==> flow/design.v (excerpt) <==
module ahb_to_apb_bridge
#(
        parameter AHB_AW = 32,
        parameter APB_AW = 32,
        parameter AHB_DW = 32,
        parameter APB_DW = 8,
        parameter FIFO_SIZE = 8
)
(
        HCLK,        
        HRESETn,     
        HADDR,       
        HSIZE,       
        HWDATA,      
        HWRITE,      
        HRDATA,      
        HREADY,      
        HRESP,       
        HSELAPB,     
        PADDR,       
        PSEL,        
        PENABLE,     
        PWRITE,      
        PWDATA,      
        PRDATA,      
        PREADY,      
        PSLVERR      
);
For scale: about 1,400 cells after synthesis, about 670 flip-flops, ~160 I/O pins, roughly 27,000 um^2 of cells after synthesis.
make LEC_CHECK=0 CAP_MARGIN=25 CELL_PAD_IN_SITES_DETAIL_PLACEMENT=2 CORE_ASPECT_RATIO=1.48 CORE_MARGIN=2 CORE_UTILIZATION=40 CTS_CLUSTER_SIZE=92 HOLD_SLACK_MARGIN=0.27 SLEW_MARGIN=20 finish   # period 5.91 ns
run.sh (not shown) runs the stock make flow with config.mk's settings and CLKGATE_MAP_FILE=.
The first run ran to the end with no violations.
Edit:
CAP_MARGIN = 0   (was 25)
CELL_PAD_IN_SITES_DETAIL_PLACEMENT = unset   (was 2)
CORE_ASPECT_RATIO = unset   (was 1.48)
CORE_UTILIZATION = 70   (was 40)
CTS_CLUSTER_DIAMETER = 93   (was unset)
CTS_CLUSTER_SIZE = unset   (was 92)
HOLD_SLACK_MARGIN = unset   (was 0.27)
clock period = 2.9 ns   (was 5.91 ns; I/O delays follow)
This time the run finished but fails on setup timing.
Die area fell by 42%.
Worst hold slack is worse by 36 ps.
Flip-flop count is unchanged.
Cell area rose by 3.7%.
Clock skew fell by 18 ps.
Sequential share of layout area fell by 2.2 points.
Worst setup slack is worse by 1600 ps.
Clock power rose by 110%.
Via count rose by 6.4%.
Routed wire length fell by 12%.
Total power rose by 100%.
Edit:
CAP_MARGIN = 20   (was 0)
CORE_UTILIZATION = 40   (was 70)
CTS_CLUSTER_DIAMETER = unset   (was 93)
clock period = 5.23 ns   (was 2.9 ns; I/O delays follow)
Outcome: This time the run completed with no timing, DRC or antenna violations; synthesized area stays the same; sequential power came out lower by 45%; synthesized cell count is unchanged; combinational power came out lower by 46%; hold slack gains 8.8 ps.
Edit:
CORE_UTILIZATION = 66   (was 40)
clock period = 2.9 ns   (was 5.23 ns; I/O delays follow)
This time the run finished but failed the layout checks on setup timing.
Area after synthesis is unchanged.
Setup slack loses 1200 ps.
Worst hold slack got worse by 9.3 ps.
Wire length rises by 4.6%.
Via count rises by 7.4%.
Count of clock-buffer cells in the layout decreases by 15.
Edit:
ABC_AREA = 1   (was unset)
CORE_UTILIZATION = 72   (was 66)
CTS_CLUSTER_SIZE = 10   (was unset)
SLEW_MARGIN = 30   (was 20)
TNS_END_PERCENT = 10   (was unset)
After rerunning: The changed run finished but failed the layout checks on setup timing. Final area is higher slightly. Power is higher by well over a third. Worst setup slack gains 320 ps. Final cell count is higher by well over a third. Via count is higher by well over a third. Utilization is higher by 4.2 points.


exp/xenon:
Starting RTL as in the previous note.
make LEC_CHECK=0 ABC_AREA=1 CAP_MARGIN=5 CELL_PAD_IN_SITES_DETAIL_PLACEMENT=1 CELL_PAD_IN_SITES_GLOBAL_PLACEMENT=2 CORE_ASPECT_RATIO=0.52 CORE_MARGIN=10 CORE_UTILIZATION=49 CTS_CLUSTER_DIAMETER=42 CTS_CLUSTER_SIZE=78 MAX_ROUTING_LAYER=met5 MIN_ROUTING_LAYER=met2 PLACE_DENSITY_LB_ADDON=0.26 SETUP_SLACK_MARGIN=0.74 SLEW_MARGIN=10 TNS_END_PERCENT=80 finish   # period 7.14 ns
> inputs changed (exp/xenon -> exp/yarrow)
- a deleted ABC_AREA that had been 1
- a change of CORE_UTILIZATION from 49 to 57
- a change of CTS_CLUSTER_SIZE from 78 to 68
- a deleted CTS_CLUSTER_DIAMETER that had been 42
- an added GPL_TIMING_DRIVEN of 1
- a deleted CORE_ASPECT_RATIO that had been 0.52
- a deleted MIN_ROUTING_LAYER that had been met2
- a deleted SETUP_SLACK_MARGIN that had been 0.74
- a change of CAP_MARGIN from 5 to 20
- a deleted MAX_ROUTING_LAYER that had been met5
- a change of CORE_MARGIN from 10 to 2
- a deleted PLACE_DENSITY_LB_ADDON that had been 0.26
- a change of SLEW_MARGIN from 10 to 20
- a change of TNS_END_PERCENT from 80 to 20
- a change of the clock period (ns, I/O delays scaled along) from 7.14 to 5.26
## What came out
- Sequential share of layout area (exp/yarrow over exp/xenon): increase, 1.7 points
- The proportion of cell area spent on the clock network in exp/yarrow was higher than what exp/xenon gave.
- Delta (exp/yarrow minus exp/xenon): worst slack at placement -1.09 ns; stage delay of the slowest cell on the critical path now sits lower; die area -about 28%; combinational share of cell area saw a decrease.
- exp/yarrow against exp/xenon: number of placement rows saw an increase, setup slack saw a decrease, cell count along the critical path saw a decrease.
Edits applied to the flow inputs when going from exp/yarrow to exp/harbor:
- removing TNS_END_PERCENT (formerly 20)
- removing CTS_CLUSTER_SIZE (formerly 68)
- removing CELL_PAD_IN_SITES_DETAIL_PLACEMENT (formerly 1)
- removing GPL_TIMING_DRIVEN (formerly 1)
- removing CELL_PAD_IN_SITES_GLOBAL_PLACEMENT (formerly 2)
- changing CORE_UTILIZATION from 57 to 34
- changing the clock period (ns, I/O delays scaled along) from 5.26 to 5.23
==> comparison <==
Path length in cells of the critical path came out exactly the same in exp/harbor and exp/yarrow. The core of exp/harbor is less densely filled than that of exp/yarrow. Die extent in y in exp/harbor vs exp/yarrow: up 29%. In exp/harbor relative to exp/yarrow, placed instance area had gone up slightly. Relative to exp/yarrow, the number of filler instances in the final layout of exp/harbor is higher by 82%. In exp/harbor the count of TritonRoute iterations in the first routing pass turned out 3 higher than in exp/yarrow. The synthesized cell count of exp/harbor and that of exp/yarrow are within noise of each other. Die size: exp/harbor exceeds exp/yarrow. Power consumption for exp/harbor is lower than for exp/yarrow. Per the comparison of exp/harbor with exp/yarrow, total length of routed wires decreased by 1700 microns relative to the old numbers; via count of the first global-routing pass decreased by 1,147 relative to the old numbers.
#### Input delta (exp/pepper over exp/harbor)
- setting CTS_CLUSTER_DIAMETER to 345 for the first time
- setting PLACE_DENSITY to 0.42 for the first time
- changing CORE_UTILIZATION from 34 to 72
- setting ABC_AREA to 1 for the first time
- setting CORE_ASPECT_RATIO to 1.33 for the first time
- changing the clock period (ns, I/O delays scaled along) from 5.23 to 2.37
==> results <==
- STATUS run=exp/pepper STAGES=ALL_DONE FINAL_CHECKS=FAILED CAUSE=setup timing
- Looking only at area fraction in compound gates, and setting everything else aside, the higher value of exp/harbor and exp/pepper goes to exp/pepper.
- Going from exp/harbor to exp/pepper, post-CTS setup-driven buffer insertion count shows an increase of 15, yosys synthesis chip area grew by about 5%.
- Of the two values seen for class of the most critical hold timing path, input port to asynchronous set/reset pin was produced by exp/pepper and flip-flop to flip-flop by exp/harbor.
--- input diff exp/pepper..exp/raven ---
- a deleted ABC_AREA that had been 1
- a change of CTS_CLUSTER_DIAMETER from 345 to 366
- a deleted CORE_ASPECT_RATIO that had been 1.33
- a deleted PLACE_DENSITY that had been 0.42
- a change of CORE_UTILIZATION from 72 to 66
- a change of the clock period (ns, I/O delays scaled along) from 2.37 to 2.92
Notes after the runs:
- Finished, but not clean: exp/raven, with setup timing.
- Per the comparison of exp/raven with exp/pepper, power shows a reduction of 24 mW; remaining design rule violation count shows no meaningful change; logic gate fraction of the total cell area shows a reduction of 1.6 points.
- Compared with exp/pepper, in exp/raven growth of design area from synthesis to finish now sits lower; met2 usage in global routing now sits lower; yosys stat chip area now sits lower; aoi/oai-family share of the synthesized area now sits lower.


ahb_to_apb_bridge again, from the RTL that the note above started with.
export LEC_CHECK = 0
export ABC_AREA = 0
export CAP_MARGIN = 40
export CELL_PAD_IN_SITES_DETAIL_PLACEMENT = 1
export CELL_PAD_IN_SITES_GLOBAL_PLACEMENT = 2
export CORE_ASPECT_RATIO = 0.52
export CORE_MARGIN = 3
export CORE_UTILIZATION = 49
export CTS_CLUSTER_DIAMETER = 42
export CTS_CLUSTER_SIZE = 29
export MAX_ROUTING_LAYER = met5
export PLACE_DENSITY_LB_ADDON = 0.26
export SETUP_SLACK_MARGIN = 0.74
export SLEW_MARGIN = 10
create_clock -name core_clock -period 7.14 [get_ports {HCLK}]
The starting point finished with timing, DRC and antenna clean.
Next try:
ABC_AREA = not set   (was 0)
CAP_MARGIN = 20   (was 40)
CELL_PAD_IN_SITES_DETAIL_PLACEMENT = not set   (was 1)
CELL_PAD_IN_SITES_GLOBAL_PLACEMENT = not set   (was 2)
CORE_ASPECT_RATIO = not set   (was 0.52)
CORE_MARGIN = 2   (was 3)
CORE_UTILIZATION = 40   (was 49)
CTS_CLUSTER_DIAMETER = not set   (was 42)
CTS_CLUSTER_SIZE = not set   (was 29)
MAX_ROUTING_LAYER = not set   (was met5)
PLACE_DENSITY_LB_ADDON = not set   (was 0.26)
SETUP_SLACK_MARGIN = not set   (was 0.74)
SLEW_MARGIN = 20   (was 10)
clock period = 6.0 ns   (was 7.14 ns; I/O delays follow)
Sequential power goes up by 19%. Global-route usage is lower by 6.0 points. Worst setup slack degrades by 0.75 ns. Worst hold slack is worse by 0.0049 ns. Clock-buffer cell count goes up by 45.


## build 73
ahb_to_apb_bridge again, from the RTL that the note above started with.
Settings: LEC_CHECK=0, CAP_MARGIN=25, CELL_PAD_IN_SITES_DETAIL_PLACEMENT=0, CELL_PAD_IN_SITES_GLOBAL_PLACEMENT=3, CORE_ASPECT_RATIO=1.48, CORE_MARGIN=6, CORE_UTILIZATION=40, CTS_CLUSTER_SIZE=32, HOLD_SLACK_MARGIN=0.27, MAX_ROUTING_LAYER=met4, SETUP_SLACK_MARGIN=1.35, SLEW_MARGIN=20, TNS_END_PERCENT=50; clock period 5.91 ns.
> inputs changed (build 73 -> build 66)
- removing TNS_END_PERCENT (formerly 50)
- removing CELL_PAD_IN_SITES_GLOBAL_PLACEMENT (formerly 3)
- removing HOLD_SLACK_MARGIN (formerly 0.27)
- changing CORE_MARGIN from 6 to 2
- removing MAX_ROUTING_LAYER (formerly met4)
- removing CTS_CLUSTER_SIZE (formerly 32)
- removing CORE_ASPECT_RATIO (formerly 1.48)
- changing SETUP_SLACK_MARGIN from 1.35 to -0.49
- removing CELL_PAD_IN_SITES_DETAIL_PLACEMENT (formerly 0)
- changing CAP_MARGIN from 25 to 20
- changing the clock period (ns, I/O delays scaled along) from 5.91 to 5.23
Notes after the runs:
In the flow results for build 73 and build 66, the arrival time at the worst endpoint is larger on build 66.
NOTE final area build 73->build 66 decreased slightly
Having completed the whole flow, build 66 delivered a layout that passed the timing, DRC and antenna checks.
Looking at buffer count excluding the clock tree in the final layout, build 66 sits 5 lower than build 73 does.
Relative to build 66, the following input files were edited for build 36:
- an added GPL_TIMING_DRIVEN of 0
- an added ABC_AREA of 1
- a deleted SETUP_SLACK_MARGIN that had been -0.49
- a change of the clock period (ns, I/O delays scaled along) from 5.23 to 6.0
Notes after the runs:
In the tables for build 36 and build 66, met2 wire length reads lower with build 66. On final critical-path setup slack, the lower figure sits with build 36, not build 66. From build 66 to build 36 the numbers moved as follows: part of the total power dissipated in the clock network fell by 13 points; combinational cell power rose by 260%. combinational cells as the group drawing the most power was reported by build 36, and sequential cells by build 66. Between build 36 and build 66, it is build 36 whose inverter count of the layout excluding clock inverters is higher, by 97.
For build 56, these inputs were changed with respect to build 36:
- swapping 20 for 40 in SLEW_MARGIN
- swapping 0 for 1 in GPL_TIMING_DRIVEN
- putting HOLD_SLACK_MARGIN at 0.09 where nothing was set
Both conditions hold for build 56: the flow ran to the end and the final layout passed the timing, DRC and antenna checks.
Compared with build 36, in build 56 switching part of the total power down 3.0 points, sequential standard cell area flat, power down about 3.4%, number of global-route vias before repair down 1157.
Post-route standard cell area excluding fillers: build 56 lower than build 36
Relative to build 36, the sequential cell power of build 56 is higher by about 1%.
The relative area of non-clock buffer cells in the final design in build 56 was lower than what build 36 gave.
Changes observed in build 56 relative to build 36: summed standard-cell area reported by yosys essentially unchanged, final period demand of the worst path shows a reduction of 570 ps, logic gate share of total power -4.4 points.
For build 49, these inputs were changed with respect to build 56:
- swapping 40 for 20 in SLEW_MARGIN
- swapping 40 for 72 in CORE_UTILIZATION
- putting CTS_CLUSTER_SIZE at 31 where nothing was set
- putting CTS_CLUSTER_DIAMETER at 352 where nothing was set
- clearing GPL_TIMING_DRIVEN, which used to be 1
- clearing ABC_AREA, which used to be 1
- clearing HOLD_SLACK_MARGIN, which used to be 0.09
- swapping 6.0 for 2.9 in the clock period (ns, I/O delays scaled along)
Notes after the runs:
- Sort build 49 and build 56 by synthesized area, descending, and build 56 comes first.
- The chip area in the Yosys report reported for build 49 is smaller than that of build 56 by 4.7%.
- Build 49 reports a lower maximum net fanout on the critical path than build 56 does.
- On longest individual stage delay on the worst path: between build 49 and build 56, it ends up lower for build 49.
- The largest combinational cell category by area comes out simple AND/OR/NAND/NOR gates in one run and multiplexers in the other, namely in build 56 and build 49 respectively.
- In the reports for build 49 and build 56, the larger non-clock buffer share of cell area belongs to build 49.
- | build 49 | all stages done | FAIL | negative setup slack |
- Build 49 against build 56: met1 global-route usage saw an increase, sequential-to-total area share from yosys stat saw an increase.
- Going from build 56 to build 49, first-pass GRT wire length moved down, final wirelength moved down, effective utilization at floorplan moved up, clock distribution area overhead in the final layout moved down.


== run A ==
ahb_to_apb_bridge again, from the RTL that the note above started with.
Settings: LEC_CHECK=0, CAP_MARGIN=10, CORE_MARGIN=2, CORE_UTILIZATION=66, MAX_ROUTING_LAYER=met5, MIN_ROUTING_LAYER=met1, PLACE_DENSITY_LB_ADDON=0.23, SETUP_SLACK_MARGIN=-0.52, SLEW_MARGIN=20, TNS_END_PERCENT=75; clock period 6.47 ns.
The inputs of run B differ from those of run A as listed below.
Settings: PLACE_DENSITY_LB_ADDON removed (was 0.23); MIN_ROUTING_LAYER removed (was met1); ABC_AREA newly set to 1; CAP_MARGIN changed from 10 to 20; PLACE_DENSITY newly set to 0.42; TNS_END_PERCENT removed (was 75); SETUP_SLACK_MARGIN removed (was -0.52); MAX_ROUTING_LAYER removed (was met5); CORE_UTILIZATION changed from 66 to 72; the clock period (ns, I/O delays scaled along) changed from 6.47 to 2.77.
## What came out
Layout checks on run B: not met. Flow itself completed; violations: setup timing.
Of run B and run A, run A shows the lower largest vdd supply drop, with run B above it.
A highest-power group of registers is what run A shows, while combinational logic belongs to run B.
From run A to run B the numbers moved as follows: power consumption up 290%, remaining max-slew budget at the tightest pin up 11 points, quantity of gates resized following cts up 154, yosys stat chip area up 4.9%.
Run A → run B: end-of-flow core utilization higher; worst reg2reg path depth shows an increase of 9.
Taking run A as the reference point, the sequential fraction of design power of run B falls by 15 points.
The number of library cell types mapped by synthesis of run B falls short of that of run A by 22.
Changes in run C relative to run B:
Settings: setting CTS_CLUSTER_SIZE to 10 for the first time; setting TNS_END_PERCENT to 10 for the first time; setting CORE_ASPECT_RATIO to 0.5 for the first time; changing SLEW_MARGIN from 20 to 30; changing the clock period (ns, I/O delays scaled along) from 2.77 to 2.9.
Results
- Run B finished all stages; however, its layout fails the closing checks, the failures being setup timing.
- Layout checks on run C: not met. Flow itself completed; violations: setup timing.
- [compare] base=run B new=run C: final net count lost 82, worst relative slew slack now larger, maximum VDD drop fell 0.13 mV, detail-routed net length per standard cell saw a decrease, core region area ~0 delta.
- Multi-input combinational cell count: run C vs run B — no meaningful difference
Setup changes, run C to run D
Settings: CTS_CLUSTER_DIAMETER: unset -> 93; SLEW_MARGIN: 30 -> 20; ABC_AREA: 1 -> unset; CAP_MARGIN: 20 -> 0; SETUP_SLACK_MARGIN: unset -> -0.27; HOLD_SLACK_MARGIN: unset -> -0.09; TNS_END_PERCENT: 10 -> unset; CTS_CLUSTER_SIZE: 10 -> unset; CORE_ASPECT_RATIO: 0.5 -> unset; PLACE_DENSITY: 0.42 -> unset.
Results
What the final checks of run D revealed, after a flow that finished every stage, was a layout that fails on setup timing.
Between run C and run D, the cell count went down.
Taking run C as the reference, in run D wire length of the first global-routing pass dropped 16%; worst hold slack climbed 16 ps.
Power is estimated from default activity; no workload was simulated.
